==> design/flow/config.mk <==
export PLATFORM = sky130hd
export DESIGN_NAME = myCPU
export DESIGN_NICKNAME = myCPU
export VERILOG_FILES = /design/flow/design.v
export SDC_FILE = /design/flow/constraint.sdc
export NUM_CORES = 4
export LEC_CHECK = 0
export ABC_AREA = 1
export CAP_MARGIN = 20
export CORE_MARGIN = 2
export CORE_UTILIZATION = 65
export CTS_CLUSTER_DIAMETER = 364
export CTS_CLUSTER_SIZE = 14
export PLACE_DENSITY_LB_ADDON = 0.01
export SETUP_SLACK_MARGIN = 1.41
export SLEW_MARGIN = 20
==> design/flow/constraint.sdc <==
create_clock -name core_clock -period 4.78 [get_ports {cpu_clk}]
set_input_delay 0.9560 -clock core_clock [delete_from_list [all_inputs] [get_ports {cpu_clk}]]
set_output_delay 0.9560 -clock core_clock [all_outputs]
set_load 0.01 [all_outputs]
==> design/flow/design.v <==
module pc(
  input wire rst,
  input wire clk,
  input wire[31:0] din,
  input wire data_hazard,
  input wire control_hazard,
  output reg[31:0] pc
);
always @(posedge clk or posedge rst) begin
  if(rst) begin
      pc<=0;
  end
  else if(control_hazard) pc<=din;
  else if(data_hazard) pc<=pc;
  else pc <= din;
end
endmodule
module npc(
  input wire[1:0] op,
  input wire br,
  input wire[31:0] offset,
  input wire[31:0] rs_imm,
  input wire[31:0] pc,
  output wire[31:0] pc4,
  output reg[31:0] npc
);
assign pc4 = pc+4;
always @(*) begin
  if(op == 2'b01) npc = rs_imm;
  else if(op == 2'b10 && br == 1) npc = pc+offset-8;
  else if(op == 2'b10 && br == 0) npc = pc+4;
  else if(op == 2'b11) npc = pc+offset-8;
  else npc = pc+4;
end
endmodule
module IF_ID(
  input wire clk,
  input wire rst,
  input wire[31:0] IF_inst,
  input wire[31:0] IF_pc4,
  input wire data_hazard,
  input wire control_hazard,   
  output reg[31:0] ID_inst,
  output reg[31:0] ID_pc4
);
always @(posedge clk or posedge rst) begin
  if(rst) ID_inst<=0;
  else if(control_hazard) ID_inst<=0;
  else if(data_hazard) ID_inst<=ID_inst;
  else ID_inst<=IF_inst;
end
always @(posedge clk or posedge rst) begin
  if(rst) ID_pc4<=0;
  else if(control_hazard) ID_pc4<=0;
  else if(data_hazard) ID_pc4<=ID_pc4;
  else ID_pc4<=IF_pc4;
end
endmodule
module control #(
    localparam OP_R    = 7'b0110011,
    localparam OP_I    = 7'b0010011,
    localparam OP_LOAD = 7'b0000011,
    localparam OP_S    = 7'b0100011,
    localparam OP_B    = 7'b1100011,
    localparam OP_LUI  = 7'b0110111,
    localparam OP_JAL  = 7'b1101111,
    localparam OP_JALR = 7'b1100111
)
(
  input wire[31:0] inst,
  output reg[1:0] npc_op,
  output reg rf_we,
  output reg[1:0] rf_wsel,
  output reg[2:0] sext_op,
  output reg alub_sel,
  output reg dram_we,
  output reg[3:0] alu_op,
  output reg[1:0] rf_re
);
wire[6:0] opcode = inst[6:0];
wire[2:0] funct3 = inst[14:12];
wire[6:0] funct7 = inst[31:25];
always @(*) begin
  case(opcode)
    OP_R, OP_I, OP_LOAD, OP_LUI, OP_S: npc_op = 2'b00;
    OP_JALR:                           npc_op = 2'b01;
    OP_B:                              npc_op = 2'b10;
    OP_JAL:                            npc_op = 2'b11;
    default:                           npc_op = 2'b00;
  endcase
end
always @(*) begin
  if(opcode == OP_B || opcode == OP_S) rf_we = 0;
  else rf_we  = 1;
end
always @(*) begin
  case(opcode)
    OP_R, OP_I: rf_wsel = 2'b00;
    OP_LOAD: rf_wsel = 2'b01;
    OP_JALR, OP_JAL: rf_wsel = 2'b10;
    OP_LUI: rf_wsel = 2'b11;
    default: rf_wsel = 2'b00;
  endcase
end
always @(*) begin
  case(opcode)
    OP_I:
      case(funct3)
        3'b001, 3'b101: sext_op = 3'b010; 
        default: sext_op = 3'b001;
      endcase
    OP_LOAD, OP_JALR: sext_op = 3'b001;
    OP_LUI: sext_op = 3'b101;
    OP_JAL: sext_op = 3'b110;
    OP_B: sext_op = 3'b100;
    OP_S: sext_op = 3'b011;
    OP_R: sext_op = 3'b000;
    default: sext_op = 3'b000;
  endcase
end
always @ (*) begin
    case (opcode)
        OP_I, OP_LOAD, OP_S, OP_JALR:
            alub_sel = 1;  
        default:
            alub_sel = 0;  
    endcase
end
always @(*) begin
  if(opcode == OP_S) dram_we = 1;
  else dram_we = 0;
end
always @ (*) begin
    case (opcode)
        OP_R: begin
            case (funct3)
                3'b000 : alu_op = funct7[5] ? 4'b0001 : 4'b0000;
                3'b111 : alu_op = 4'b0010;
                3'b110 : alu_op = 4'b0011 ;
                3'b100 : alu_op = 4'b0100;
                3'b001 : alu_op = 4'b0101;
                3'b101 : alu_op = funct7[5] ? 4'b0111 : 4'b0110;
                default: alu_op = 4'b0010;
            endcase
        end
        OP_I: begin
            case (funct3)
                3'b000 : alu_op = 4'b0000;
                3'b111 : alu_op = 4'b0010;
                3'b110 : alu_op = 4'b0011 ;
                3'b100 : alu_op = 4'b0100;
                3'b001 : alu_op = 4'b0101;
                3'b101 : alu_op = funct7[5] ? 4'b0111 : 4'b0110;
                default: alu_op = 4'b0010;
            endcase
        end
        OP_LOAD, OP_S, OP_JALR:
            alu_op = 4'b0000;
        OP_B:begin
            case(funct3)
              3'b000 : alu_op = 4'b1000;
              3'b001 : alu_op = 4'b1001;
              3'b100 : alu_op = 4'b1010;
              3'b101 : alu_op = 4'b1011;
              default: alu_op = 4'b1000;
            endcase
        end
        default:
            alu_op = 4'b0010;
    endcase
end
always @(*) begin
  case(opcode)
    OP_I, OP_LOAD, OP_JALR:
      rf_re = 2'b01;
    OP_LUI, OP_JAL:
      rf_re = 2'b00;
    default: 
      rf_re = 2'b11;
  endcase
end
endmodule
module sext(
  input wire[31:0] din,
  input wire[2:0] op,
  output reg[31:0] ext
);
wire sign=din[31];
always @(*) begin
  if(op == 3'b000) ext=0;
  else if(op == 3'b001) ext={{20{sign}},{din[31:20]}};
  else if(op == 3'b010) ext={{27{1'b0}},{din[24:20]}};
  else if(op == 3'b011) ext={{20{sign}},{din[31:25]},{din[11:7]}};
  else if(op == 3'b100) ext={{19{sign}},{din[31]},{din[7]},{din[30:25]},{din[11:8]},{1'b0}};
  else if(op == 3'b101) ext={{din[31:12]},{12{1'b0}}};
  else if(op == 3'b110) ext={{11{sign}},{din[31]},{din[19:12]},{din[20]},{din[30:21]},{1'b0}};
  else ext = 0;
end
endmodule
module RF(
  input wire clk,
  input wire[4:0] rR1,
  input wire[4:0] rR2,
  input wire[4:0] wR,
  input wire we,
  input wire[1:0] rf_wsel,
  input wire[31:0] pc4,  
  input wire[31:0] ext,  
  input wire[31:0] alu_c,  
  input wire[31:0] rd,   
  output wire[31:0] rD1,
  output wire[31:0] rD2,
  output reg[31:0] wD   
);
reg[31:0] rf[31:0];
assign rD1 = (rR1 == 5'b0)? 32'b0 : rf[rR1];
assign rD2 = (rR2 == 5'b0)? 32'b0 : rf[rR2];
always @(*) begin
  case(rf_wsel)
    2'b00 : wD = alu_c;
    2'b01 : wD = rd;
    2'b10 : wD = pc4;
    2'b11 : wD = ext;
    default: wD = pc4;
  endcase
end
always @(posedge clk) begin
    if(we && (wR != 5'b0)) rf[wR] <= wD;
end
endmodule
module ID_EX(
  input wire clk,
  input wire rst,
  input wire[1:0] ID_npc_op,
  input wire ID_ram_we,
  input wire[3:0] ID_alu_op,
  input wire ID_alub_sel,
  input wire ID_rf_we,
  input wire[1:0] ID_rf_wsel,
  input wire[4:0] ID_wR,
  input wire[31:0] ID_pc4,
  input wire[31:0] ID_rD1,
  input wire[31:0] ID_rD2,
  input wire[31:0] ID_ext,
  output reg[1:0] EX_npc_op,
  output reg EX_ram_we,
  output reg[3:0] EX_alu_op,
  output reg EX_alub_sel,
  output reg EX_rf_we,
  output reg[1:0] EX_rf_wsel,
  output reg[4:0] EX_wR,
  output reg[31:0] EX_pc4,
  output reg[31:0] EX_rD1,
  output reg[31:0] EX_rD2,
  output reg[31:0] EX_ext,
  input wire control_hazard, 
  input wire data_hazard
);
always @(posedge clk or posedge rst) begin
  if(rst) EX_npc_op<=0;
  else if(control_hazard | data_hazard) EX_npc_op<=0;
  else EX_npc_op <= ID_npc_op;
end
always @(posedge clk or posedge rst) begin
  if(rst) EX_ram_we<=0;
  else if(control_hazard | data_hazard) EX_ram_we<=0;
  else EX_ram_we <= ID_ram_we;
end
always @(posedge clk or posedge rst) begin
  if(rst) EX_alu_op<=0;
  else if(control_hazard | data_hazard) EX_alu_op<=0;
  else EX_alu_op <= ID_alu_op;
end
always @(posedge clk or posedge rst) begin
  if(rst) EX_alub_sel<=0;
  else if(control_hazard | data_hazard) EX_alub_sel<=0;
  else EX_alub_sel <= ID_alub_sel;
end
always @(posedge clk or posedge rst) begin
  if(rst) EX_rf_we<=0;
  else if(control_hazard | data_hazard) EX_rf_we<=0;
  else EX_rf_we <= ID_rf_we;
end
always @(posedge clk or posedge rst) begin
  if(rst) EX_rf_wsel<=0;
  else if(control_hazard | data_hazard) EX_rf_wsel<=0;
  else EX_rf_wsel <= ID_rf_wsel;
end
always @(posedge clk or posedge rst) begin
  if(rst) EX_wR<=0;
  else if(control_hazard | data_hazard) EX_wR<=0;
  else EX_wR <= ID_wR;
end
always @(posedge clk or posedge rst) begin
  if(rst) EX_pc4<=0;
  else if(control_hazard | data_hazard) EX_pc4<=0;
  else EX_pc4 <= ID_pc4;
end
always @(posedge clk or posedge rst) begin
  if(rst) EX_rD1<=0;
  else if(control_hazard | data_hazard) EX_rD1<=0;
  else EX_rD1 <= ID_rD1;
end
always @(posedge clk or posedge rst) begin
  if(rst) EX_rD2<=0;
  else if(control_hazard | data_hazard) EX_rD2<=0;
  else EX_rD2 <= ID_rD2;
end
always @(posedge clk or posedge rst) begin
  if(rst) EX_ext<=0;
  else if(control_hazard | data_hazard) EX_ext<=0;
  else EX_ext <= ID_ext;
end
endmodule
module alu(
  input wire[31:0] rs1,
  input wire[31:0] rs2,
  input wire[31:0] imm,
  input wire alub_sel,
  input wire[3:0] alu_op,
  output wire[31:0] alu_c,
  output wire alu_f
);
  wire[31:0] dataA = rs1;
  wire[31:0] dataB = alub_sel ? imm : rs2;
  reg[31:0] result;
    always @(*) begin
        case(alu_op)
            4'b0000 : result = dataA + dataB;
            4'b0001 : result = dataA - dataB;
            4'b0010 : result = dataA & dataB;
            4'b0011  : result = dataA | dataB;
            4'b0100 : result = dataA ^ dataB;
            4'b0101 : result = dataA << dataB[4:0];
            4'b0110 : result = dataA >> dataB[4:0];
            4'b0111 : result = ($signed(dataA)) >>> dataB[4:0];
            default : result = 0;
        endcase
    end
    assign alu_c = result;
    wire[31:0] sub = dataA - dataB;
    wire lt = (dataA[31] ^ dataB[31]) ? dataA[31] : sub[31];
    reg f;
    always @(*) begin
      if(alu_op == 4'b1000 && sub == 0) f = 1;
      else if(alu_op == 4'b1001 && sub != 0) f = 1;
      else if(alu_op == 4'b1010 && lt) f = 1;
      else if(alu_op == 4'b1011 && lt == 0) f = 1;
      else f = 0; 
    end
    assign alu_f = f;
endmodule
module EX_MEM(
  input wire clk,
  input wire rst,
  input wire EX_ram_we,
  input wire EX_rf_we,
  input wire[1:0] EX_rf_wsel,
  input wire[4:0] EX_wR,
  input wire[31:0] EX_pc4,
  input wire[31:0] EX_alu_c,
  input wire[31:0] EX_rD2,
  input wire[31:0] EX_ext,
  output reg MEM_ram_we,
  output reg MEM_rf_we,
  output reg[1:0] MEM_rf_wsel,
  output reg[4:0] MEM_wR,
  output reg[31:0] MEM_pc4,
  output reg[31:0] MEM_alu_c,
  output reg[31:0] MEM_rD2,
  output reg[31:0] MEM_ext
);
always @(posedge clk or posedge rst) begin
  if(rst) MEM_ram_we <= 0;
  else MEM_ram_we <= EX_ram_we;
end
always @(posedge clk or posedge rst) begin
  if(rst) MEM_rf_we <= 0;
  else MEM_rf_we <= EX_rf_we;
end
always @(posedge clk or posedge rst) begin
  if(rst) MEM_rf_wsel <= 0;
  else MEM_rf_wsel <= EX_rf_wsel;
end
always @(posedge clk or posedge rst) begin
  if(rst) MEM_wR <= 0;
  else MEM_wR <= EX_wR;
end
always @(posedge clk or posedge rst) begin
  if(rst) MEM_pc4 <= 0;
  else MEM_pc4 <= EX_pc4;
end
always @(posedge clk or posedge rst) begin
  if(rst) MEM_alu_c <= 0;
  else MEM_alu_c <= EX_alu_c;
end
always @(posedge clk or posedge rst) begin
  if(rst) MEM_rD2 <= 0;
  else MEM_rD2 <= EX_rD2;
end
always @(posedge clk or posedge rst) begin
  if(rst) MEM_ext <= 0;
  else MEM_ext <= EX_ext;
end
endmodule
module MEM_WB(
  input wire clk,
  input wire rst,
  input wire MEM_rf_we,
  input wire[1:0] MEM_rf_wsel,
  input wire[4:0] MEM_wR,
  input wire[31:0] MEM_pc4,
  input wire[31:0] MEM_alu_c,
  input wire[31:0] MEM_rd,
  input wire[31:0] MEM_ext,
  output reg WB_rf_we,
  output reg[1:0] WB_rf_wsel,
  output reg[4:0] WB_wR,
  output reg[31:0] WB_pc4,
  output reg[31:0] WB_alu_c,
  output reg[31:0] WB_rd,
  output reg[31:0] WB_ext
);
always @(posedge clk or posedge rst) begin
  if(rst) WB_rf_we <= 0;
  else WB_rf_we <= MEM_rf_we;
end
always @(posedge clk or posedge rst) begin
  if(rst) WB_rf_wsel <= 0;
  else WB_rf_wsel <= MEM_rf_wsel;
end
always @(posedge clk or posedge rst) begin
  if(rst) WB_wR <= 0;
  else WB_wR <= MEM_wR;
end
always @(posedge clk or posedge rst) begin
  if(rst) WB_pc4 <= 0;
  else WB_pc4 <= MEM_pc4;
end
always @(posedge clk or posedge rst) begin
  if(rst) WB_alu_c <= 0;
  else WB_alu_c <= MEM_alu_c;
end
always @(posedge clk or posedge rst) begin
  if(rst) WB_rd <= 0;
  else WB_rd <= MEM_rd;
end
always @(posedge clk or posedge rst) begin
  if(rst) WB_ext <= 0;
  else WB_ext <= MEM_ext;
end
endmodule
module data_hazard_detection(
  input wire[4:0] ID_rR1,
  input wire[4:0] ID_rR2,
  input wire[1:0] ID_rf_re,  
  input wire[31:0] ID_rD1,
  input wire[31:0] ID_rD2,
  input wire[4:0] EX_wR,
  input wire EX_rf_we,
  input wire[1:0] EX_rf_wsel,
  input wire[31:0] EX_pc4,
  input wire[31:0] EX_ext,
  input wire[31:0] EX_alu_c,
  input wire[4:0] MEM_wR,
  input wire MEM_rf_we,
  input wire[1:0] MEM_rf_wsel,
  input wire[31:0] MEM_pc4,
  input wire[31:0] MEM_ext,
  input wire[31:0] MEM_alu_c,
  input wire[31:0] MEM_rd,
  input wire[4:0] WB_wR,
  input wire WB_rf_we,
  input wire[1:0] WB_rf_wsel,
  input wire[31:0] WB_pc4,
  input wire[31:0] WB_ext,
  input wire[31:0] WB_alu_c,
  input wire[31:0] WB_rd,
  output reg[31:0] new_rD1,
  output reg[31:0] new_rD2,
  output wire data_hazard    
);
wire rR1_a = (ID_rR1 == EX_wR) & EX_rf_we &  ID_rf_re[0] & (ID_rR1 != 5'b0);
wire rR2_a = (ID_rR2 == EX_wR) & EX_rf_we &  ID_rf_re[1] & (ID_rR2 != 5'b0);
wire rR1_b = (ID_rR1 == MEM_wR) & MEM_rf_we &  ID_rf_re[0] & (ID_rR1 != 5'b0);
wire rR2_b = (ID_rR2 == MEM_wR) & MEM_rf_we &  ID_rf_re[1] & (ID_rR2 != 5'b0);
wire rR1_c = (ID_rR1 == WB_wR) & WB_rf_we &  ID_rf_re[0] & (ID_rR1 != 5'b0);
wire rR2_c = (ID_rR2 == WB_wR) & WB_rf_we &  ID_rf_re[1] & (ID_rR2 != 5'b0);
assign data_hazard = (rR1_a && EX_rf_wsel == 2'b01) || (rR2_a && EX_rf_wsel == 2'b01);
always @(*) begin
  if(rR1_a) begin
    case(EX_rf_wsel)
      2'b10: new_rD1=EX_pc4;
      2'b11: new_rD1=EX_ext;
      2'b00: new_rD1=EX_alu_c;
      default: new_rD1=EX_alu_c;
    endcase
  end
  else if(rR1_b) begin
    case(MEM_rf_wsel)
    2'b10: new_rD1=MEM_pc4;
    2'b11: new_rD1=MEM_ext;
    2'b00: new_rD1=MEM_alu_c;
    2'b01: new_rD1=MEM_rd;
    default: new_rD1=MEM_alu_c;
    endcase
  end
  else if(rR1_c) begin
    case(WB_rf_wsel)
    2'b10: new_rD1=WB_pc4;
    2'b11: new_rD1=WB_ext;
    2'b00: new_rD1=WB_alu_c;
    2'b01: new_rD1=WB_rd;
    default: new_rD1=WB_alu_c;
    endcase
  end
  else new_rD1=ID_rD1;
end
always @(*) begin
  if(rR2_a) begin
    case(EX_rf_wsel)
      2'b10: new_rD2=EX_pc4;
      2'b11: new_rD2=EX_ext;
      2'b00: new_rD2=EX_alu_c;
      default: new_rD2=EX_alu_c;
    endcase
  end
  else if(rR2_b) begin
    case(MEM_rf_wsel)
    2'b10: new_rD2=MEM_pc4;
    2'b11: new_rD2=MEM_ext;
    2'b00: new_rD2=MEM_alu_c;
    2'b01: new_rD2=MEM_rd;
    default: new_rD2=MEM_alu_c;
    endcase
  end
  else if(rR2_c) begin
    case(WB_rf_wsel)
    2'b10: new_rD2=WB_pc4;
    2'b11: new_rD2=WB_ext;
    2'b00: new_rD2=WB_alu_c;
    2'b01: new_rD2=WB_rd;
    default: new_rD2=WB_alu_c;
    endcase
  end
  else new_rD2=ID_rD2;
end
endmodule
module control_hazard_detection(
  input wire[1:0] EX_npc_op,
  input wire alu_f,
  output reg control_hazard
);
always @(*) begin
  if(EX_npc_op == 2'b01 || EX_npc_op == 2'b11) control_hazard = 1'b1;
  else if(EX_npc_op == 2'b10 && alu_f == 1) control_hazard = 1'b1;
  else control_hazard = 1'b0;
end
endmodule
`timescale 1ns / 1ps
module myCPU (
    input  wire         cpu_rst,
    input  wire         cpu_clk,
    output wire [13:0]  inst_addr,
    input  wire [31:0]  inst,
    output wire [31:0]  Bus_addr,
    input  wire [31:0]  Bus_rdata,
    output wire         Bus_wen,
    output wire [31:0]  Bus_wdata
);
wire[31:0] pc;
wire[31:0] npc;
wire[31:0] pc4;
wire[31:0] ID_inst;
wire[31:0] ID_pc4;
wire[1:0] npc_op;
wire rf_we;
wire[1:0] rf_wsel;
wire[2:0] sext_op;
wire alub_sel;
wire dram_we;
wire[3:0] alu_op;
wire[1:0] rf_re;
wire[31:0] ext;
wire[31:0] rD1;
wire[31:0] rD2;
wire[31:0] wD;
wire[1:0] EX_npc_op;
wire EX_ram_we;
wire[3:0] EX_alu_op;
wire EX_alub_sel;
wire EX_rf_we;
wire[1:0] EX_rf_wsel;
wire[4:0] EX_wR;
wire[31:0] EX_pc4;
wire[31:0] EX_rD1;
wire[31:0] EX_rD2;
wire[31:0] EX_ext;
wire[31:0] alu_c;
wire alu_f;
wire MEM_ram_we;
wire MEM_rf_we;
wire[1:0] MEM_rf_wsel;
wire[4:0] MEM_wR;
wire[31:0] MEM_pc4;
wire[31:0] MEM_alu_c;
wire[31:0] MEM_rD2;
wire[31:0] MEM_ext;
wire[31:0] rd;
wire WB_rf_we;
wire[1:0] WB_rf_wsel;
wire[4:0] WB_wR;
wire[31:0] WB_pc4;
wire[31:0] WB_alu_c;
wire[31:0] WB_rd;
wire[31:0] WB_ext;
wire[31:0] new_rD1;
wire[31:0] new_rD2;
wire data_hazard;
wire control_hazard;
pc PC(
  .rst(cpu_rst),
  .clk(cpu_clk),
  .din(npc),
  .data_hazard(data_hazard),
  .control_hazard(control_hazard),
  .pc(pc)
);
npc NPC(
  .op(EX_npc_op),
  .br(alu_f),
  .offset(EX_ext),
  .rs_imm(alu_c),
  .pc(pc),
  .pc4(pc4),
  .npc(npc)
);
assign inst_addr = pc[15:2];
IF_ID U_IF_ID(
  .clk(cpu_clk),
  .rst(cpu_rst),
  .IF_inst(inst),
  .IF_pc4(pc4),
  .data_hazard(data_hazard),
  .control_hazard(control_hazard),   
  .ID_inst(ID_inst),
  .ID_pc4(ID_pc4)
);
control CU(
  .inst(ID_inst),
  .npc_op(npc_op),
  .rf_we(rf_we),
  .rf_wsel(rf_wsel),
  .sext_op(sext_op),
  .alub_sel(alub_sel),
  .dram_we(dram_we),
  .alu_op(alu_op),
  .rf_re(rf_re)
);
sext SEXT(
  .din(ID_inst),
  .op(sext_op),
  .ext(ext)
);
RF U_RF(
  .clk(cpu_clk),
  .rR1(ID_inst[19:15]),
  .rR2(ID_inst[24:20]),
  .wR(WB_wR),
  .we(WB_rf_we),
  .rf_wsel(WB_rf_wsel),
  .pc4(WB_pc4),  
  .ext(WB_ext),  
  .alu_c(WB_alu_c),  
  .rd(WB_rd),   
  .rD1(rD1),
  .rD2(rD2),
  .wD(wD)  
);
ID_EX U_ID_EX(
  .clk(cpu_clk),
  .rst(cpu_rst),
  .ID_npc_op(npc_op),
  .ID_ram_we(dram_we),
  .ID_alu_op(alu_op),
  .ID_alub_sel(alub_sel),
  .ID_rf_we(rf_we),
  .ID_rf_wsel(rf_wsel),
  .ID_wR(ID_inst[11:7]),
  .ID_pc4(ID_pc4),
  .ID_rD1(new_rD1),
  .ID_rD2(new_rD2),
  .ID_ext(ext),
  .EX_npc_op(EX_npc_op),
  .EX_ram_we(EX_ram_we),
  .EX_alu_op(EX_alu_op),
  .EX_alub_sel(EX_alub_sel),
  .EX_rf_we(EX_rf_we),
  .EX_rf_wsel(EX_rf_wsel),
  .EX_wR(EX_wR),
  .EX_pc4(EX_pc4),
  .EX_rD1(EX_rD1),
  .EX_rD2(EX_rD2),
  .EX_ext(EX_ext),
  .control_hazard(control_hazard), 
  .data_hazard(data_hazard)
);
alu ALU(
  .rs1(EX_rD1),
  .rs2(EX_rD2),
  .imm(EX_ext),
  .alub_sel(EX_alub_sel),
  .alu_op(EX_alu_op),
  .alu_c(alu_c),
  .alu_f(alu_f)
);
EX_MEM U_EX_MEM(
  .clk(cpu_clk),
  .rst(cpu_rst),
  .EX_ram_we(EX_ram_we),
  .EX_rf_we(EX_rf_we),
  .EX_rf_wsel(EX_rf_wsel),
  .EX_wR(EX_wR),
  .EX_pc4(EX_pc4),
  .EX_alu_c(alu_c),
  .EX_rD2(EX_rD2),
  .EX_ext(EX_ext),
  .MEM_ram_we(MEM_ram_we),
  .MEM_rf_we(MEM_rf_we),
  .MEM_rf_wsel(MEM_rf_wsel),
  .MEM_wR(MEM_wR),
  .MEM_pc4(MEM_pc4),
  .MEM_alu_c(MEM_alu_c),
  .MEM_rD2(MEM_rD2),
  .MEM_ext(MEM_ext)
);
assign Bus_addr = MEM_alu_c;   
assign rd = Bus_rdata;     
assign Bus_wen = MEM_ram_we;  
assign Bus_wdata = MEM_rD2;    
MEM_WB U_MEM_WB(
  .clk(cpu_clk),
  .rst(cpu_rst),
  .MEM_rf_we(MEM_rf_we),
  .MEM_rf_wsel(MEM_rf_wsel),
  .MEM_wR(MEM_wR),
  .MEM_pc4(MEM_pc4),
  .MEM_alu_c(MEM_alu_c),
  .MEM_rd(rd),
  .MEM_ext(MEM_ext),
  .WB_rf_we(WB_rf_we),
  .WB_rf_wsel(WB_rf_wsel),
  .WB_wR(WB_wR),
  .WB_pc4(WB_pc4),
  .WB_alu_c(WB_alu_c),
  .WB_rd(WB_rd),
  .WB_ext(WB_ext)
);
data_hazard_detection U_datahazard_detection(
  .ID_rR1(ID_inst[19:15]),
  .ID_rR2(ID_inst[24:20]),
  .ID_rf_re(rf_re),  
  .ID_rD1(rD1),
  .ID_rD2(rD2),
  .EX_wR(EX_wR),
  .EX_rf_we(EX_rf_we),
  .EX_rf_wsel(EX_rf_wsel),
  .EX_pc4(EX_pc4),
  .EX_ext(EX_ext),
  .EX_alu_c(alu_c),
  .MEM_wR(MEM_wR),
  .MEM_rf_we(MEM_rf_we),
  .MEM_rf_wsel(MEM_rf_wsel),
  .MEM_pc4(MEM_pc4),
  .MEM_ext(MEM_ext),
  .MEM_alu_c(MEM_alu_c),
  .MEM_rd(rd),
  .WB_wR(WB_wR),
  .WB_rf_we(WB_rf_we),
  .WB_rf_wsel(WB_rf_wsel),
  .WB_pc4(WB_pc4),
  .WB_ext(WB_ext),
  .WB_alu_c(WB_alu_c),
  .WB_rd(WB_rd),
  .new_rD1(new_rD1),
  .new_rD2(new_rD2),
  .data_hazard(data_hazard)
);
control_hazard_detection U_control_hazard_detection(
  .EX_npc_op(EX_npc_op),
  .alu_f(alu_f),
  .control_hazard(control_hazard)
);
endmodule
==> design/flow/run.sh <==
#!/bin/bash
# the make line also repeats each setting of config.mk as NAME=value (left out here)
make -C /OpenROAD-flow-scripts/flow DESIGN_CONFIG=/design/flow/config.mk WORK_HOME=/design/flow/orfs CLKGATE_MAP_FILE= finish
==> results of run 1 <==
per-layer routing:
layer	track usage [%]	share of wire, %
met5	0.4809	0.072
met4	35.68	9.0
met3	23.39	19
met2	72.84	40
met1	67.77	32
stage by stage:
step,TNS (ns),util (%)
final,-43.75,75.27
after global routing,-90.77,75.24
after CTS,-2.145,74.45
after detailed placement,-44.02,70.64
after global placement,-9.072,70.64
after floorplan,-1703.59,-
area by class of cell:
cell class / count / area, um^2
diodes: 19 / 47.55
clock buffers: 175 / 3209
clock inverters: 8 / 162.7
fillers: 8692 / 31180
inverters: 877 / 3367
multi-input cells: 6447 / 34760
flip-flops and latches: 1546 / 43850
well taps: 1650 / 2064
repair buffers: 791 / 7416
repair inverters: 1 / 8.758
repair_timing:
action / in CTS / in global routing
resized: 146 / 179
gates cloned: 12 / 5
pin swaps: 14 / 28
buffers inserted: 63 / 13
hold buffers: 0 / 0
setup endpoints to repair: 280 / 388
==> impl_metrics.csv, run 1 <==
group,metric,value,unit
run_status,outcome,"finished with violations",
run_status,check-failures,"setup timing",
synth,post-synth-top-count-cell,"o21ai_0",
final_layout,layout-area-overhead-vs-synth,14.60,%
synth,yosys_most_used_dff,"edfxtp_1",
synth,ys.flops,1546,
power_and_ir_drop,internal_power,0.02599,W
global_route,first_global_vias,77046,
global_route,number_of_antenna_violations_at_the_first_check_in_global_routing,25,
critical_path,cp.buffers_inverters,7,
critical_path,endpoint_kind,"flop",
power_and_ir_drop,pwr.group.combinational,0.0158,W
synth,synthXorXnorAreaFrac,0.6136,%
worst_hold_path,whs_path_depth,0,
critical_path,r2r_setup_slack,-0.33,ns
placement,port_buffers,144,
synth,largest_area_cell,"edfxtp_1",
final_timing,finalWorstSetupSlack,-0.3281,ns
final_timing,worst_slew_pin_slew,1.271,ns
synth,postSynthAreaPerCell,8.689,um^2
worst_hold_path,min-delay-start,"U_EX_MEM.MEM_pc4[6]",
route,count_of_routing_violations_after_the_opening_detailed_route_iteration,17991,
final_timing,hold_slack,0.3620,ns
placement,dpl.hpwl,229000,um
synth,yosys_instances,9529,
synth,synth-warning-count,12,
power_and_ir_drop,power.share.switching,39.29,%
synth,synthDistinctLibCells,63,
cts,later_pin_clock_latency_in_the_skew_report,0.80,ns
route,routed-via-count,82592,
synth,cell_area_leaders,"edfxtp_1 (37%), dfrtp_1 (16%), o21ai_0 (13%)",
cts,clock_sinks,1546,
route,antenna_violating_nets_left,0,
flow_run,timing.max_cap.violations,0,
synth,synth.logic.top_family,"AND-OR/OR-AND gates",
critical_path,critPathSlowestCell,"fa_2",
flow_run,log.warning_count,159,
floorplanning,chip_area,130200,um^2
synth,netlist_top_cells_count,"o21ai_0 (2138), nand2_1 (1239), edfxtp_1 (1024), nor2_1 (918), inv_1 (843)",
global_route,grt_pass1_wl,507200,um
power_and_ir_drop,power.sequential.fraction,40.9,%
final_timing,relSlewSlack,15.25,%
critical_path,worst_setup_path_startpoint,"U_ID_EX.EX_alub_sel",
synth,yosys-stat-area,82790,um^2
final_timing,layout_min_cycle_time,5.108,ns
route,firstDrtPassIters,10,
critical_path,cp_common_cell,"nand2_2",
cts,clockBufferDepth,3,
power_and_ir_drop,leakagePower,37.92,nW
final_timing,slew_violations,0,
route,detail_route.wirelength,356300,um
placement,gp_congestion,1.170,
cts,cts-root-buf,"clkbuf_16",
global_route,grtUsageTotal,53.10,%
floorplanning,rows,130,
route,drt_drc_violations_left,0,
critical_path,crit_path_max_fanout,8,
placement,placed_area,89050,um^2
power_and_ir_drop,pwr-share-comb,36.9,%
critical_path,reg_to_reg_startpoint,"U_ID_EX.EX_alub_sel",
critical_path,critPathLaunchType,"flop",
global_route,largest_net_degree_at_the_start_of_global_routing,207,
power_and_ir_drop,top_pwr_grp,"sequential cells",
final_timing,rsz0062_at_grt,"yes",
critical_path,r2r.worst_path.cells,34,
power_and_ir_drop,sequential_group_power,0.0175,W
synth,synth_area_in_adders,2.500,%
final_layout,final_nets,10013,
floorplanning,core_region_area,126100,um^2
synth,mappedNetlistArea,82790,um^2
power_and_ir_drop,worst_ir_drop_vdd,0.0006946,V
synth,synth-seq-area-share,52.92,%
power_and_ir_drop,clockPowerShare,22.2,%
critical_path,crit_path_max_incr_delay,0.58,ns
power_and_ir_drop,p_sw,0.01682,W
cts,htreeDepth,3,
floorplanning,fp_util,65.68,%
synth,post_synth_inst_count,9529,
cts,cts_tree,"done",
worst_hold_path,worst_hold_path.endpoint,"U_MEM_WB.WB_pc4[6]",
placement,dpl_worst_slack,-0.2861,ns
critical_path,timing.rr.end,"U_ID_EX.EX_rD1[31]",
final_timing,setup_violations,240,
final_layout,postLayoutCellArea,94880,um^2
global_route,globalRoute.totalOverflow,0,
critical_path,path_class,"flop to flop",
synth,ys_async_sr_fraction,33.76,%
critical_path,worst_setup_path_endpoint,"U_ID_EX.EX_rD1[31]",
placement,dpl.cell_count,11219,
critical_path,worstSetupPathDepth,34,
synth,synth.area.mux_share,0.2297,%
final_layout,post_layout_nonfiller_instances,11514,
final_timing,fin_crit_sh,106.9,%
critical_path,crit_required,5.46,ns
final_timing,clock.fmax,0.1958,GHz
final_timing,finalClockSkew,0.06837,ns
synth,synthAoiAreaFrac,22.87,%
floorplanning,io_pins,145,
power_and_ir_drop,power-per-cell-area,451.2,nW/um^2
synth,simple_gate_area_share,13.45,%
critical_path,cp.arrival,5.79,ns
final_timing,hold_violations,0,
route,avgRoutedWirePerCell,30.94,um
cts,clkTransAtPathRegs,0.07,ns
worst_hold_path,hold_path_class,"flop to flop",
floorplanning,die.size.x,360.9,um
floorplanning,die_height,360.9,um
critical_path,critical_path.top_delay_family,"simple AND/OR/NAND/NOR gates",
synth,synth_largest_type_area_fraction,37.14,%
cts,tritoncts_buffers,120,
synth,post_synth_tally_of_flip_flops_with_integrated_enable,1024,
power_and_ir_drop,clk-power,0.00950,W
power_and_ir_drop,total_power,0.04281,W
route,routed_via_density,7.173,
==> inputs of run 2 (changes only) <==
Settings changed: ABC_AREA 1 to not set, CAP_MARGIN 20 to 10, CORE_UTILIZATION 65 to 70, CTS_CLUSTER_DIAMETER 364 to not set, CTS_CLUSTER_SIZE 14 to 37, HOLD_SLACK_MARGIN set to 0.29, PLACE_DENSITY_LB_ADDON 0.01 to not set, SETUP_SLACK_MARGIN 1.41 to 1.46.
Clock period 4.78 ns to 5.78 ns, I/O delays scaled along.
==> impl_metrics.csv, run 2 <==
group,metric,value,unit
synth,ys_async_sr_fraction,33.76,%
global_route,grtUsageTotal,75.01,%
floorplanning,fp_util,70.77,%
cts,htreeDepth,4,
cts,clock_sinks,1546,
placement,dpl.cell_count,7367,
synth,synthAoiAreaFrac,7.979,%
placement,placed_area,86870,um^2
synth,mappedNetlistArea,79840,um^2
synth,postSynthAreaPerCell,14.31,um^2
floorplanning,die_height,341.7,um
floorplanning,io_pins,145,
run_status,failed_stage,"5_1_grt",
synth,simple_gate_area_share,6.393,%
cts,number_of_hold_repair_buffers_added_at_the_cts_stage,0,
floorplanning,chip_area,116800,um^2
run_status,error_message,"[ERROR GRT-0116] Global routing finished with congestion. Check the congestion regions in the DRC Viewer.",
cts,clockBufferDepth,3,
placement,port_buffers,144,
synth,ys.flops,1546,
global_route,globalRoute.totalOverflow,430,
synth,yosys-stat-area,79840,um^2
synth,cell_area_leaders,"edfxtp_1 (39%), mux4_2 (20%), dfrtp_1 (16%)",
synth,yosys_most_used_dff,"edfxtp_1",
placement,gp_congestion,1.117,
synth,largest_area_cell,"edfxtp_1",
synth,yosys_instances,5579,
synth,synth-warning-count,12,
synth,post-synth-top-count-cell,"edfxtp_1",
synth,synth_area_in_adders,2.592,%
synth,netlist_top_cells_count,"edfxtp_1 (1024), mux4_2 (720), dfrtp_1 (521), nor2_1 (394), nand2_1 (341)",
placement,dpl.hpwl,213700,um
synth,post_synth_tally_of_flip_flops_with_integrated_enable,1024,
floorplanning,die.size.x,341.7,um
floorplanning,rows,123,
cts,tritoncts_buffers,154,
synth,synthXorXnorAreaFrac,1.218,%
floorplanning,core_region_area,112800,um^2
synth,synth.logic.top_family,"multiplexers",
synth,synth.area.mux_share,23.75,%
synth,synth-seq-area-share,54.88,%
cts,cts-root-buf,"clkbuf_16",
synth,synthDistinctLibCells,87,
synth,post_synth_inst_count,5579,
run_status,outcome,"stopped before the end",
synth,synth_largest_type_area_fraction,38.52,%
[run 2: stage by stage]
step,total power [W],setup slack [ns]
after CTS,0.03907,-1.225
after detailed placement,0.02822,-1.507
after global placement,0.02769,-1.234
after floorplan,0.02215,-2.467
[run 2: layer usage]
| layer | GRT usage (%) | GRT overflow |
|---|---|---|
| met5 | 35.21 | 7 |
| met4 | 66.46 | 179 |
| met3 | 60.52 | 28 |
| met2 | 90.16 | 190 |
| met1 | 78.79 | 26 |
[run 2: what timing repair did]
action,4_1_cts
gates cloned,24
endpoints found under the setup margin,280
buffers inserted,27
gates resized,278
pin swaps,33
==> inputs of run 3 (changes only) <==
Settings changed: CAP_MARGIN 10 to 20, CORE_UTILIZATION 70 to 40, CTS_CLUSTER_SIZE 37 to not set, HOLD_SLACK_MARGIN 0.29 to not set, SETUP_SLACK_MARGIN 1.46 to 2.28.
Clock period 5.78 ns to 8.31 ns, I/O delays scaled along.
==> impl_metrics.csv, run 3 <==
group,metric,value,unit
global_route,number_of_antenna_violations_at_the_first_check_in_global_routing,10,
global_route,grtUsageTotal,28.47,%
route,routed_via_density,6.397,
critical_path,crit_required,9.04,ns
placement,dpl.hpwl,193300,um
power_and_ir_drop,clk-power,0.00747,W
synth,synthDistinctLibCells,87,
placement,port_buffers,144,
synth,post-synth-top-count-cell,"edfxtp_1",
run_status,outcome,"no timing/DRC/antenna violations",
synth,ys.flops,1546,
cts,later_pin_clock_latency_in_the_skew_report,0.86,ns
critical_path,worst_setup_path_startpoint,"U_ID_EX.EX_alub_sel",
final_layout,final_nets,5999,
flow_run,timing.max_cap.violations,0,
final_timing,hold_slack,0.3599,ns
power_and_ir_drop,power.share.switching,35.79,%
synth,cell_area_leaders,"edfxtp_1 (39%), mux4_2 (20%), dfrtp_1 (16%)",
route,firstDrtPassIters,9,
floorplanning,die.size.x,450.8,um
route,drt_drc_violations_left,0,
final_timing,worst_slew_pin_slew,1.422,ns
cts,clkTransAtPathRegs,0.07,ns
final_layout,filler_cell_count,17072,
final_timing,rsz0062_at_grt,"yes",
power_and_ir_drop,clockPowerShare,28.1,%
final_layout,postLayoutCellArea,93060,um^2
critical_path,worstSetupPathDepth,27,
critical_path,r2r.worst_path.cells,27,
worst_hold_path,hold_path_class,"flop to flop",
route,routed-via-count,54724,
placement,placed_area,85380,um^2
synth,synthAoiAreaFrac,7.979,%
final_layout,layout-area-overhead-vs-synth,16.57,%
route,avgRoutedWirePerCell,34.42,um
synth,synth-seq-area-share,54.88,%
worst_hold_path,min-delay-start,"U_ID_EX.EX_ram_we",
critical_path,worst_setup_path_endpoint,"U_ID_EX.EX_ext[13]",
worst_hold_path,whs_path_depth,0,
synth,postSynthAreaPerCell,14.31,um^2
power_and_ir_drop,top_pwr_grp,"sequential cells",
cts,cts-root-buf,"clkbuf_16",
placement,gp_congestion,1.032,
critical_path,critical_path.top_delay_family,"simple AND/OR/NAND/NOR gates",
final_timing,slew_violations,0,
floorplanning,core_region_area,197800,um^2
worst_hold_path,worst_hold_path.endpoint,"U_EX_MEM.MEM_ram_we",
power_and_ir_drop,pwr.group.combinational,0.00873,W
critical_path,crit_path_max_incr_delay,0.56,ns
cts,htreeDepth,4,
global_route,globalRoute.totalOverflow,0,
global_route,largest_net_degree_at_the_start_of_global_routing,139,
power_and_ir_drop,power-per-cell-area,285.3,nW/um^2
critical_path,path_class,"flop to flop",
synth,largest_area_cell,"edfxtp_1",
floorplanning,chip_area,203200,um^2
floorplanning,io_pins,145,
critical_path,cp.arrival,7.91,ns
critical_path,timing.rr.end,"U_ID_EX.EX_ext[13]",
synth,ys_async_sr_fraction,33.76,%
cts,clock_sinks,1546,
critical_path,critPathSlowestCell,"or4_4",
global_route,first_global_vias,54196,
final_timing,layout_min_cycle_time,7.177,ns
synth,post_synth_tally_of_flip_flops_with_integrated_enable,1024,
critical_path,critPathLaunchType,"flop",
critical_path,reg_to_reg_startpoint,"U_ID_EX.EX_alub_sel",
global_route,grt_pass1_wl,412500,um
final_timing,hold_violations,0,
synth,mappedNetlistArea,79840,um^2
power_and_ir_drop,power.sequential.fraction,39.0,%
synth,netlist_top_cells_count,"edfxtp_1 (1024), mux4_2 (720), dfrtp_1 (521), nor2_1 (394), nand2_1 (341)",
cts,tritoncts_buffers,164,
critical_path,cp.buffers_inverters,2,
critical_path,cp_common_cell,"nor2_1",
cts,clockBufferDepth,3,
power_and_ir_drop,leakagePower,33.51,nW
floorplanning,rows,163,
critical_path,crit_path_max_fanout,7,
critical_path,endpoint_kind,"flop",
power_and_ir_drop,internal_power,0.01704,W
floorplanning,fp_util,40.36,%
final_timing,finalClockSkew,0.08845,ns
synth,yosys_instances,5579,
synth,synth.logic.top_family,"multiplexers",
power_and_ir_drop,sequential_group_power,0.0103,W
critical_path,r2r_setup_slack,1.13,ns
final_timing,relSlewSlack,4.834,%
synth,synth_largest_type_area_fraction,38.52,%
synth,synthXorXnorAreaFrac,1.218,%
floorplanning,die_height,450.8,um
flow_run,log.warning_count,107,
route,detail_route.wirelength,294400,um
route,count_of_routing_violations_after_the_opening_detailed_route_iteration,7348,
synth,yosys-stat-area,79840,um^2
final_timing,clock.fmax,0.1393,GHz
power_and_ir_drop,pwr-share-comb,32.9,%
cts,cts_tree,"done",
final_timing,fin_crit_sh,86.37,%
synth,yosys_most_used_dff,"edfxtp_1",
synth,synth.area.mux_share,23.75,%
power_and_ir_drop,worst_ir_drop_vdd,0.0001967,V
power_and_ir_drop,p_sw,0.009503,W
synth,synth-warning-count,12,
route,antenna_violating_nets_left,0,
final_timing,setup_violations,0,
synth,simple_gate_area_share,6.393,%
synth,post_synth_inst_count,5579,
synth,synth_area_in_adders,2.592,%
## run 3: routing by layer
layer	part of all wire (%)	global-route usage, %	up-vias
met4	5.5	13.28	8
met1	40	39.69	28805
li1	-	-	22188
met2	45	42.60	3062
met3	9.7	6.237	661
met5	0.019	0	-
## run 3: area by class of cell
type                    count  area [um^2]  share of cell area [%]
repair buffers            402         4126                   4.434
inverters                 240        908.4                  0.9761
clock inverters            65        817.0                  0.8780
diodes                     12        30.03                 0.03227
multi-input cells        3416        35380                   38.02
clock buffers             234         4637                   4.983
well taps                2640         3303                   3.549
flip-flops and latches   1546        43860                   47.13
## run 3: through the flow
step,cells,TNS (ns),setup slack (ns),util [%],total power [W]
finish,8555,0,1.133,47.04,0.02655
global route,8544,0,0.9648,47.03,0.02753
CTS,8509,0,1.331,46.48,0.02628
detailed placement,8164,0,0.03569,43.16,0.01872
global placement,8164,0,0.1046,43.15,0.01870
floorplan,5610,-231.00,-0.4434,-,0.01539
## run 3: what timing repair did
| action | CTS | global route |
|---|---|---|
| endpoints found under the setup margin | 263 | 261 |
| cloned | 14 | 12 |
| hold buffers | 0 | 0 |
| resized | 106 | 158 |
| pin swaps | 27 | 21 |
| setup buffers | 32 | 22 |
| hold endpoints to repair | 0 | 0 |
==> inputs of run 4 (changes only) <==
Settings changed: CORE_UTILIZATION 40 to 66, CTS_CLUSTER_SIZE set to 37, HOLD_SLACK_MARGIN set to 0.29, SETUP_SLACK_MARGIN 2.28 to -0.36.
Clock period 8.31 ns to 5.78 ns, I/O delays scaled along.
==> impl_metrics.csv, run 4 <==
group,metric,value,unit
run_status,outcome,"finished with violations",
run_status,check-failures,"setup timing",
power_and_ir_drop,leakagePower,35.15,nW
synth,largest_area_cell,"edfxtp_1",
floorplanning,chip_area,123800,um^2
power_and_ir_drop,clk-power,0.0107,W
synth,synthAoiAreaFrac,7.979,%
critical_path,r2r_setup_slack,-0.95,ns
critical_path,cp.buffers_inverters,5,
synth,simple_gate_area_share,6.393,%
floorplanning,die_height,351.8,um
power_and_ir_drop,power-per-cell-area,426.8,nW/um^2
critical_path,worst_setup_path_endpoint,"U_ID_EX.EX_alu_op[11]",
synth,post-synth-top-count-cell,"edfxtp_1",
final_layout,layout-area-overhead-vs-synth,18.52,%
synth,synth.area.mux_share,23.75,%
synth,synth-seq-area-share,54.88,%
cts,clkTransAtPathRegs,0.07,ns
route,detail_route.wirelength,341600,um
critical_path,crit_required,6.50,ns
final_timing,finalClockSkew,0.06994,ns
power_and_ir_drop,total_power,0.04038,W
cts,tritoncts_buffers,154,
critical_path,cp_common_cell,"nor2_1",
cts,htreeDepth,4,
final_timing,clock.fmax,0.1486,GHz
critical_path,crit_path_max_fanout,6,
critical_path,worstSetupPathDepth,30,
critical_path,crit_path_max_incr_delay,0.57,ns
power_and_ir_drop,power.share.switching,37.88,%
critical_path,critical_path.top_delay_family,"simple AND/OR/NAND/NOR gates",
route,avgRoutedWirePerCell,43.44,um
global_route,grt_pass1_wl,472100,um
power_and_ir_drop,internal_power,0.02508,W
floorplanning,fp_util,66.55,%
worst_hold_path,whs_path_depth,0,
worst_hold_path,min-delay-start,"U_EX_MEM.MEM_pc4[27]",
worst_hold_path,worst_hold_path.endpoint,"U_MEM_WB.WB_pc4[27]",
placement,dpl.hpwl,203000,um
placement,gp_congestion,1.070,
flow_run,log.warning_count,110,
synth,ys.flops,1546,
power_and_ir_drop,p_sw,0.01530,W
synth,yosys-stat-area,79840,um^2
power_and_ir_drop,sequential_group_power,0.0151,W
critical_path,worst_setup_path_startpoint,"U_ID_EX.EX_alub_sel",
synth,post_synth_tally_of_flip_flops_with_integrated_enable,1024,
final_timing,layout_min_cycle_time,6.731,ns
final_layout,final_nets,6334,
final_timing,worst_slew_pin_slew,1.353,ns
placement,port_buffers,144,
synth,synth_largest_type_area_fraction,38.52,%
critical_path,path_class,"flop to flop",
cts,cts_tree,"done",
floorplanning,rows,127,
synth,netlist_top_cells_count,"edfxtp_1 (1024), mux4_2 (720), dfrtp_1 (521), nor2_1 (394), nand2_1 (341)",
floorplanning,core_region_area,120000,um^2
synth,synth-warning-count,12,
global_route,first_global_vias,62822,
final_timing,rsz0062_at_grt,"yes",
synth,post_synth_inst_count,5579,
power_and_ir_drop,clockPowerShare,26.6,%
synth,cell_area_leaders,"edfxtp_1 (39%), mux4_2 (20%), dfrtp_1 (16%)",
power_and_ir_drop,pwr.group.combinational,0.0145,W
cts,number_of_hold_repair_buffers_added_at_the_cts_stage,0,
critical_path,critPathSlowestCell,"or4_4",
final_timing,slew_violations,0,
synth,postSynthAreaPerCell,14.31,um^2
final_layout,final_core_utilization,78.87,%
critical_path,r2r.worst_path.cells,30,
worst_hold_path,hold_path_class,"flop to flop",
synth,mappedNetlistArea,79840,um^2
flow_run,timing.max_cap.violations,0,
final_timing,setup_violations,250,
critical_path,endpoint_kind,"flop",
synth,ys_async_sr_fraction,33.76,%
cts,clock_sinks,1546,
route,routed_via_density,8.118,
final_timing,fin_crit_sh,116.5,%
synth,synth.logic.top_family,"multiplexers",
synth,synthXorXnorAreaFrac,1.218,%
synth,synth_area_in_adders,2.592,%
final_timing,hold_violations,0,
final_timing,hold_slack,0.3513,ns
route,drt_drc_violations_left,0,
floorplanning,io_pins,145,
synth,yosys_most_used_dff,"edfxtp_1",
route,antenna_violating_nets_left,0,
route,routed-via-count,63839,
global_route,largest_net_degree_at_the_start_of_global_routing,163,
power_and_ir_drop,worst_ir_drop_vdd,0.0004119,V
critical_path,reg_to_reg_startpoint,"U_ID_EX.EX_alub_sel",
cts,later_pin_clock_latency_in_the_skew_report,0.85,ns
global_route,grtUsageTotal,55.41,%
cts,clockBufferDepth,3,
critical_path,cp.arrival,7.45,ns
power_and_ir_drop,power.sequential.fraction,37.4,%
final_timing,relSlewSlack,9.810,%
cts,cts-root-buf,"clkbuf_16",
route,firstDrtPassIters,15,
critical_path,critPathLaunchType,"flop",
synth,synthDistinctLibCells,87,
final_timing,finalWorstSetupSlack,-0.9513,ns
power_and_ir_drop,pwr-share-comb,36.0,%
floorplanning,die.size.x,351.8,um
global_route,globalRoute.totalOverflow,0,
global_route,number_of_antenna_violations_at_the_first_check_in_global_routing,30,
critical_path,timing.rr.end,"U_ID_EX.EX_alu_op[11]",
route,count_of_routing_violations_after_the_opening_detailed_route_iteration,12807,
synth,yosys_instances,5579,
power_and_ir_drop,top_pwr_grp,"sequential cells",
## run 4: stage by stage
| stage | TNS [ns] | worst slack [ns] | std cells | cell area [um^2] |
|---|---|---|---|---|
| final | -197.93 | -0.9513 | 7864 | 94620 |
| after global routing | -251.34 | -1.149 | 7847 | 94580 |
| after floorplan | -1433.70 | -2.467 | 5610 | 80900 |
| after detailed placement | -288.88 | -1.377 | 7508 | 87260 |
| after CTS | -195.73 | -0.9186 | 7836 | 93830 |
| after global placement | -245.36 | -1.158 | 7506 | 87210 |
## run 4: cell type report
class / instances / area [um^2]
inverters: 240 / 907.1
flip-flops and latches: 1546 / 43860
well taps: 1612 / 2017
clock buffers: 204 / 4258
multi-input cells: 3409 / 35610
diodes: 20 / 50.05
fillers: 6178 / 25350
clock inverters: 79 / 804.5
repair buffers: 754 / 7112
## run 4: routing by layer
layer	vias up	global-route usage (%)	wire length (um)
li1	22817	-	-
met1	30666	67.04	101200
met2	7777	77.26	142700
met3	2547	25.86	61410
met4	32	42.24	35850
met5	-	2.237	495
## run 4: what timing repair did
action / 4_1_cts / 5_1_grt
cloned: 18 / 5
resized: 193 / 158
setup endpoints to repair: 249 / 249
buffers inserted: 29 / 11
pin swaps: 23 / 13
==> inputs of run 5 (changes only) <==
Settings changed: ABC_AREA set to 1, CAP_MARGIN 20 to 35, CELL_PAD_IN_SITES_DETAIL_PLACEMENT set to 1, CORE_UTILIZATION 66 to 52, CTS_CLUSTER_SIZE 37 to not set, GPL_TIMING_DRIVEN set to 1, HOLD_SLACK_MARGIN 0.29 to 0.24, MAX_ROUTING_LAYER set to met4, PLACE_DENSITY_LB_ADDON set to 0.28, SETUP_SLACK_MARGIN -0.36 to not set, SLEW_MARGIN 20 to 25, TNS_END_PERCENT set to 80.
Clock period 5.78 ns to 7.8 ns, I/O delays scaled along.
==> impl_metrics.csv, run 5 <==
group,metric,value,unit
run_status,outcome,"stopped before the end",
run_status,failed_stage,"5_1_grt",
run_status,error_message,"[ERROR GRT-0228] Horizontal edge usage exceeds the maximum allowed. (30, 19) usage=65535 limit=3000",
synth,post-synth-top-count-cell,"o21ai_0",
cts,clockBufferDepth,3,
floorplanning,die.size.x,403.0,um
floorplanning,fp_util,52.34,%
synth,yosys_most_used_dff,"edfxtp_1",
synth,post_synth_tally_of_flip_flops_with_integrated_enable,1024,
placement,gp_congestion,1.094,
placement,port_buffers,144,
synth,synthAoiAreaFrac,22.87,%
cts,post_cts_resized,0,
synth,synthDistinctLibCells,63,
cts,cts-root-buf,"clkbuf_16",
synth,yosys-stat-area,82790,um^2
synth,ys.flops,1546,
floorplanning,chip_area,162400,um^2
synth,netlist_top_cells_count,"o21ai_0 (2138), nand2_1 (1239), edfxtp_1 (1024), nor2_1 (918), inv_1 (843)",
floorplanning,io_pins,145,
floorplanning,die_height,403.0,um
synth,mappedNetlistArea,82790,um^2
cts,tritoncts_buffers,165,
synth,cell_area_leaders,"edfxtp_1 (37%), dfrtp_1 (16%), o21ai_0 (13%)",
placement,dpl.hpwl,275200,um
synth,synth.logic.top_family,"AND-OR/OR-AND gates",
floorplanning,core_region_area,158200,um^2
synth,synth-warning-count,12,
synth,synthXorXnorAreaFrac,0.6136,%
synth,synth_area_in_adders,2.500,%
synth,synth.area.mux_share,0.2297,%
synth,synth-seq-area-share,52.92,%
synth,synth_largest_type_area_fraction,37.14,%
synth,post_synth_inst_count,9529,
cts,htreeDepth,4,
cts,number_of_hold_repair_buffers_added_at_the_cts_stage,0,
synth,ys_async_sr_fraction,33.76,%
cts,post_cts_buffers,0,
cts,clock_sinks,1546,
placement,placed_area,86240,um^2
synth,postSynthAreaPerCell,8.689,um^2
synth,simple_gate_area_share,13.45,%
synth,largest_area_cell,"edfxtp_1",
floorplanning,rows,146,
synth,yosys_instances,9529,
==> run 5: through the flow <==
step | setup slack (ns) | std cells | setup TNS [ns] | utilization (%) | total power (W)
CTS | 0.04014 | 11577 | 0 | 57.99 | 0.02752
detailed placement | 0.09159 | 11273 | 0 | 54.51 | 0.01936
global placement | -0.02626 | 11242 | -0.02626 | 54.30 | 0.01910
floorplan | -0.8514 | 9560 | -443.57 | - | 0.01536
==> inputs of run 6 (changes only) <==
Settings changed: ABC_AREA 1 to not set, CAP_MARGIN 35 to 10, CELL_PAD_IN_SITES_DETAIL_PLACEMENT 1 to not set, CORE_ASPECT_RATIO set to 1.04, CORE_UTILIZATION 52 to 70, CTS_CLUSTER_DIAMETER set to 373, CTS_CLUSTER_SIZE set to 37, GPL_TIMING_DRIVEN 1 to not set, HOLD_SLACK_MARGIN 0.24 to 0.29, MAX_ROUTING_LAYER met4 to not set, PLACE_DENSITY_LB_ADDON 0.28 to not set, SETUP_SLACK_MARGIN set to -0.36, SLEW_MARGIN 25 to 20, TNS_END_PERCENT 80 to not set.
Clock period 7.8 ns to 5.0 ns, I/O delays scaled along.
==> impl_metrics.csv, run 6 <==
group,metric,value,unit
floorplanning,chip_area,116800,um^2
cts,number_of_hold_repair_buffers_added_at_the_cts_stage,0,
synth,cell_area_leaders,"edfxtp_1 (39%), mux4_2 (20%), dfrtp_1 (16%)",
run_status,error_message,"[ERROR GRT-0232] Routing congestion too high. Check the congestion heatmap in the GUI.",
synth,synth-seq-area-share,54.88,%
floorplanning,die_height,348.4,um
cts,clockBufferDepth,3,
synth,synth.area.mux_share,23.75,%
run_status,outcome,"stopped before the end",
floorplanning,fp_util,70.43,%
synth,yosys_most_used_dff,"edfxtp_1",
synth,simple_gate_area_share,6.393,%
synth,netlist_top_cells_count,"edfxtp_1 (1024), mux4_2 (720), dfrtp_1 (521), nor2_1 (394), nand2_1 (341)",
placement,gp_congestion,1.063,
floorplanning,rows,126,
synth,ys_async_sr_fraction,33.76,%
floorplanning,core_region_area,113400,um^2
placement,dpl.cell_count,7511,
synth,post_synth_inst_count,5579,
floorplanning,die.size.x,335.2,um
synth,yosys_instances,5579,
placement,dpl.hpwl,218300,um
cts,clock_sinks,1546,
placement,port_buffers,144,
placement,placed_area,88180,um^2
run_status,failed_stage,"5_1_grt",
synth,post_synth_tally_of_flip_flops_with_integrated_enable,1024,
synth,post-synth-top-count-cell,"edfxtp_1",
cts,cts-root-buf,"clkbuf_16",
synth,synthXorXnorAreaFrac,1.218,%
global_route,grtUsageTotal,63.36,%
cts,tritoncts_buffers,47,
synth,synthDistinctLibCells,87,
synth,largest_area_cell,"edfxtp_1",
synth,synth-warning-count,12,
synth,yosys-stat-area,79840,um^2
synth,synth_area_in_adders,2.592,%
synth,synth.logic.top_family,"multiplexers",
synth,synthAoiAreaFrac,7.979,%
synth,postSynthAreaPerCell,14.31,um^2
synth,synth_largest_type_area_fraction,38.52,%
global_route,globalRoute.totalOverflow,5,
cts,htreeDepth,2,
synth,ys.flops,1546,
synth,mappedNetlistArea,79840,um^2
floorplanning,io_pins,145,
==> run 6: timing repair <==
item	CTS
pin swaps	36
gates resized	248
endpoints found under the hold margin	0
gates cloned	22
buffers inserted	36
setup endpoints to repair	265
==> run 6: per-stage QoR <==
step	total power, W	setup TNS, ns	setup WS [ns]
detailed placement	0.03355	-471.32	-2.130
global placement	0.03288	-431.18	-1.990
CTS	0.03948	-470.28	-2.043
floorplan	0.02559	-1953.65	-3.091
==> run 6: per-layer routing <==
| metal | overflow | track usage (%) |
|---|---|---|
| met5 | 0 | 15.06 |
| met4 | 5 | 54.31 |
| met3 | 0 | 39.58 |
| met2 | 0 | 83.49 |
| met1 | 0 | 70.19 |
==> inputs of run 7 (changes only) <==
Settings changed: CAP_MARGIN 10 to 5, CORE_ASPECT_RATIO 1.04 to not set, CTS_CLUSTER_DIAMETER 373 to not set, CTS_CLUSTER_SIZE 37 to 36, HOLD_SLACK_MARGIN 0.29 to not set, SETUP_SLACK_MARGIN -0.36 to 1.32.
Clock period 5.0 ns to 5.77 ns, I/O delays scaled along.
==> impl_metrics.csv, run 7 <==
group,metric,value,unit
run_status,outcome,"stopped before the end",
run_status,failed_stage,"5_1_grt",
run_status,error_message,"[ERROR GRT-0116] Global routing finished with congestion. Check the congestion regions in the DRC Viewer.",
synth,synth-seq-area-share,54.88,%
cts,cts-root-buf,"clkbuf_16",
synth,post_synth_tally_of_flip_flops_with_integrated_enable,1024,
global_route,globalRoute.totalOverflow,2205,
synth,simple_gate_area_share,6.393,%
synth,post_synth_inst_count,5579,
synth,ys.flops,1546,
placement,dpl.hpwl,226500,um
synth,yosys_most_used_dff,"edfxtp_1",
synth,netlist_top_cells_count,"edfxtp_1 (1024), mux4_2 (720), dfrtp_1 (521), nor2_1 (394), nand2_1 (341)",
cts,tritoncts_buffers,155,
synth,yosys_instances,5579,
synth,synth.logic.top_family,"multiplexers",
floorplanning,core_region_area,112800,um^2
synth,post-synth-top-count-cell,"edfxtp_1",
floorplanning,die.size.x,341.7,um
floorplanning,fp_util,70.77,%
synth,synthDistinctLibCells,87,
cts,clockBufferDepth,3,
placement,dpl.cell_count,7382,
placement,port_buffers,144,
synth,synth_area_in_adders,2.592,%
placement,placed_area,86900,um^2
floorplanning,rows,123,
synth,synth-warning-count,12,
synth,postSynthAreaPerCell,14.31,um^2
synth,largest_area_cell,"edfxtp_1",
synth,mappedNetlistArea,79840,um^2
synth,synthAoiAreaFrac,7.979,%
synth,synth_largest_type_area_fraction,38.52,%
synth,ys_async_sr_fraction,33.76,%
synth,synth.area.mux_share,23.75,%
floorplanning,io_pins,145,
cts,htreeDepth,4,
floorplanning,chip_area,116800,um^2
synth,yosys-stat-area,79840,um^2
cts,clock_sinks,1546,
floorplanning,die_height,341.7,um
global_route,grtUsageTotal,82.49,%
synth,synthXorXnorAreaFrac,1.218,%
placement,gp_congestion,1.085,
synth,cell_area_leaders,"edfxtp_1 (39%), mux4_2 (20%), dfrtp_1 (16%)",
-- run 7: repair_timing --
action	4_1_cts
setup buffers	48
resized	362
hold buffers	0
gates cloned	17
setup endpoints to repair	281
pin swaps	56
-- run 7: stage by stage --
stage	TNS, ns	worst slack (ns)
floorplan	-1440.36	-2.475
global placement	-240.92	-1.255
detailed placement	-311.94	-1.748
CTS	-332.95	-1.486
-- run 7: metal layers --
metal,GRT overflow,GRT usage [%]
met1,179,84.28
met2,1165,96.03
met3,193,69.64
met4,640,77.85
met5,28,48.37
==> inputs of run 8 (changes only) <==
Settings changed: CAP_MARGIN 5 to 10, CORE_UTILIZATION 70 to 65, CTS_CLUSTER_SIZE 36 to 57, HOLD_SLACK_MARGIN set to 0.29, SETUP_SLACK_MARGIN 1.32 to -0.35.
Clock period 5.77 ns to 5.05 ns, I/O delays scaled along.
==> impl_metrics.csv, run 8 <==
group,metric,value,unit
synth,synth_area_in_adders,2.592,%
critical_path,critPathSlowestCell,"or4_4",
critical_path,worstSetupPathDepth,28,
cts,later_pin_clock_latency_in_the_skew_report,0.86,ns
power_and_ir_drop,pwr-share-comb,36.1,%
synth,simple_gate_area_share,6.393,%
final_layout,layout-area-overhead-vs-synth,17.55,%
power_and_ir_drop,sequential_group_power,0.0172,W
final_timing,worst_slew_pin_slew,1.246,ns
floorplanning,chip_area,125600,um^2
synth,synthAoiAreaFrac,7.979,%
final_timing,clock.fmax,0.1440,GHz
final_timing,rsz0062_at_grt,"yes",
global_route,grtUsageTotal,52.43,%
critical_path,critical_path.top_delay_family,"simple AND/OR/NAND/NOR gates",
floorplanning,rows,128,
cts,htreeDepth,4,
critical_path,worst_setup_path_startpoint,"U_ID_EX.EX_alub_sel",
run_status,check-failures,"setup timing",
critical_path,endpoint_kind,"flop",
placement,gp_congestion,1.064,
power_and_ir_drop,power.share.switching,37.06,%
critical_path,cp.buffers_inverters,3,
cts,tritoncts_buffers,154,
cts,clockBufferDepth,3,
synth,synth.area.mux_share,23.75,%
final_layout,final_nets,6400,
power_and_ir_drop,top_pwr_grp,"sequential cells",
critical_path,worst_setup_path_endpoint,"U_ID_EX.EX_ext[12]",
power_and_ir_drop,power-per-cell-area,490.3,nW/um^2
final_layout,final_core_utilization,77.00,%
cts,clkTransAtPathRegs,0.07,ns
final_timing,finalWorstSetupSlack,-1.896,ns
critical_path,path_class,"flop to flop",
power_and_ir_drop,p_sw,0.01705,W
power_and_ir_drop,clk-power,0.0122,W
synth,post_synth_tally_of_flip_flops_with_integrated_enable,1024,
final_timing,relSlewSlack,16.74,%
synth,cell_area_leaders,"edfxtp_1 (39%), mux4_2 (20%), dfrtp_1 (16%)",
global_route,first_global_vias,62103,
final_timing,fin_crit_sh,137.6,%
final_timing,slew_violations,0,
critical_path,cp.arrival,7.67,ns
placement,dpl.hpwl,206000,um
route,firstDrtPassIters,15,
synth,synth.logic.top_family,"multiplexers",
critical_path,reg_to_reg_startpoint,"U_ID_EX.EX_alub_sel",
critical_path,timing.rr.end,"U_ID_EX.EX_ext[12]",
route,drt_drc_violations_left,0,
floorplanning,io_pins,145,
cts,clock_sinks,1546,
global_route,globalRoute.totalOverflow,0,
power_and_ir_drop,pwr.group.combinational,0.0166,W
critical_path,cp_common_cell,"nor2_1",
final_timing,hold_violations,0,
synth,post_synth_inst_count,5579,
synth,largest_area_cell,"edfxtp_1",
route,routed_via_density,7.843,
floorplanning,die.size.x,354.5,um
critical_path,r2r_setup_slack,-1.90,ns
route,detail_route.wirelength,328700,um
power_and_ir_drop,power.sequential.fraction,37.3,%
global_route,largest_net_degree_at_the_start_of_global_routing,114,
final_timing,finalClockSkew,0.08402,ns
placement,port_buffers,144,
synth,ys.flops,1546,
global_route,number_of_antenna_violations_at_the_first_check_in_global_routing,27,
route,routed-via-count,62261,
synth,yosys_most_used_dff,"edfxtp_1",
synth,mappedNetlistArea,79840,um^2
final_timing,setup_violations,270,
final_timing,layout_min_cycle_time,6.946,ns
global_route,grt_pass1_wl,460300,um
cts,cts_tree,"done",
critical_path,crit_path_max_incr_delay,0.57,ns
synth,netlist_top_cells_count,"edfxtp_1 (1024), mux4_2 (720), dfrtp_1 (521), nor2_1 (394), nand2_1 (341)",
worst_hold_path,worst_hold_path.endpoint,"U_MEM_WB.WB_ext[31]",
floorplanning,die_height,354.5,um
power_and_ir_drop,internal_power,0.02896,W
critical_path,critPathLaunchType,"flop",
power_and_ir_drop,leakagePower,35.14,nW
flow_run,log.warning_count,110,
power_and_ir_drop,clockPowerShare,26.6,%
power_and_ir_drop,worst_ir_drop_vdd,0.0005622,V
critical_path,crit_path_max_fanout,7,
route,antenna_violating_nets_left,0,
synth,synth-warning-count,12,
synth,synth_largest_type_area_fraction,38.52,%
synth,yosys-stat-area,79840,um^2
worst_hold_path,min-delay-start,"U_EX_MEM.MEM_ext[31]",
critical_path,r2r.worst_path.cells,28,
floorplanning,fp_util,65.50,%
synth,ys_async_sr_fraction,33.76,%
synth,yosys_instances,5579,
cts,cts-root-buf,"clkbuf_16",
synth,post-synth-top-count-cell,"edfxtp_1",
route,count_of_routing_violations_after_the_opening_detailed_route_iteration,12134,
synth,synth-seq-area-share,54.88,%
flow_run,timing.max_cap.violations,0,
synth,postSynthAreaPerCell,14.31,um^2
final_timing,totalNegativeSetupSlack,-418.21,ns
worst_hold_path,whs_path_depth,0,
route,avgRoutedWirePerCell,41.41,um
floorplanning,core_region_area,121900,um^2
run_status,outcome,"finished with violations",
synth,synthDistinctLibCells,87,
synth,synthXorXnorAreaFrac,1.218,%
worst_hold_path,hold_path_class,"flop to flop",
critical_path,crit_required,5.77,ns
## run 8: per-stage QoR
| stage | power, W | instances | hold slack, ns | worst slack (ns) | instance area [um^2] |
|---|---|---|---|---|---|
| 2_1_floorplan | 0.02534 | 5610 | 0.3312 | -3.051 | 80900 |
| 3_3_place_gp | 0.03234 | 7618 | 0.3507 | -1.955 | 88040 |
| 3_5_place_dp | 0.03272 | 7618 | 0.3562 | -2.161 | 88040 |
| 4_1_cts | 0.04487 | 7916 | 0.3446 | -1.721 | 93560 |
| 5_1_grt | 0.04688 | 7925 | 0.3659 | -2.180 | 93810 |
| 6_report | 0.04601 | 7938 | 0.3562 | -1.896 | 93850 |
## run 8: metal layers
metal	part of all wire (%)	track usage (%)
met4	9.6	36.99
met5	0.15	0.3019
met1	31	66.19
met3	17	21.67
met2	42	73.95
## run 8: cell type report
cell class                      count  area [um^2]
Antenna cell                       14        35.03
Clock buffer                      205         4240
Clock inverter                     79        903.4
Fill cell                        6730        28030
Inverter                          240        907.1
Multi-Input combinational cell   3408        34710
Sequential cell                  1546        43860
Tap cell                         1625         2033
Timing Repair Buffer              821         7153
## run 8: repair_timing
action                                  4_1_cts  5_1_grt
pin swaps                                    26        2
cloned                                        4        0
hold buffers                                  0        0
gates resized                                54       13
buffers inserted                             13        3
endpoints found under the setup margin      260      265
Power is estimated from default activity; no workload was simulated.
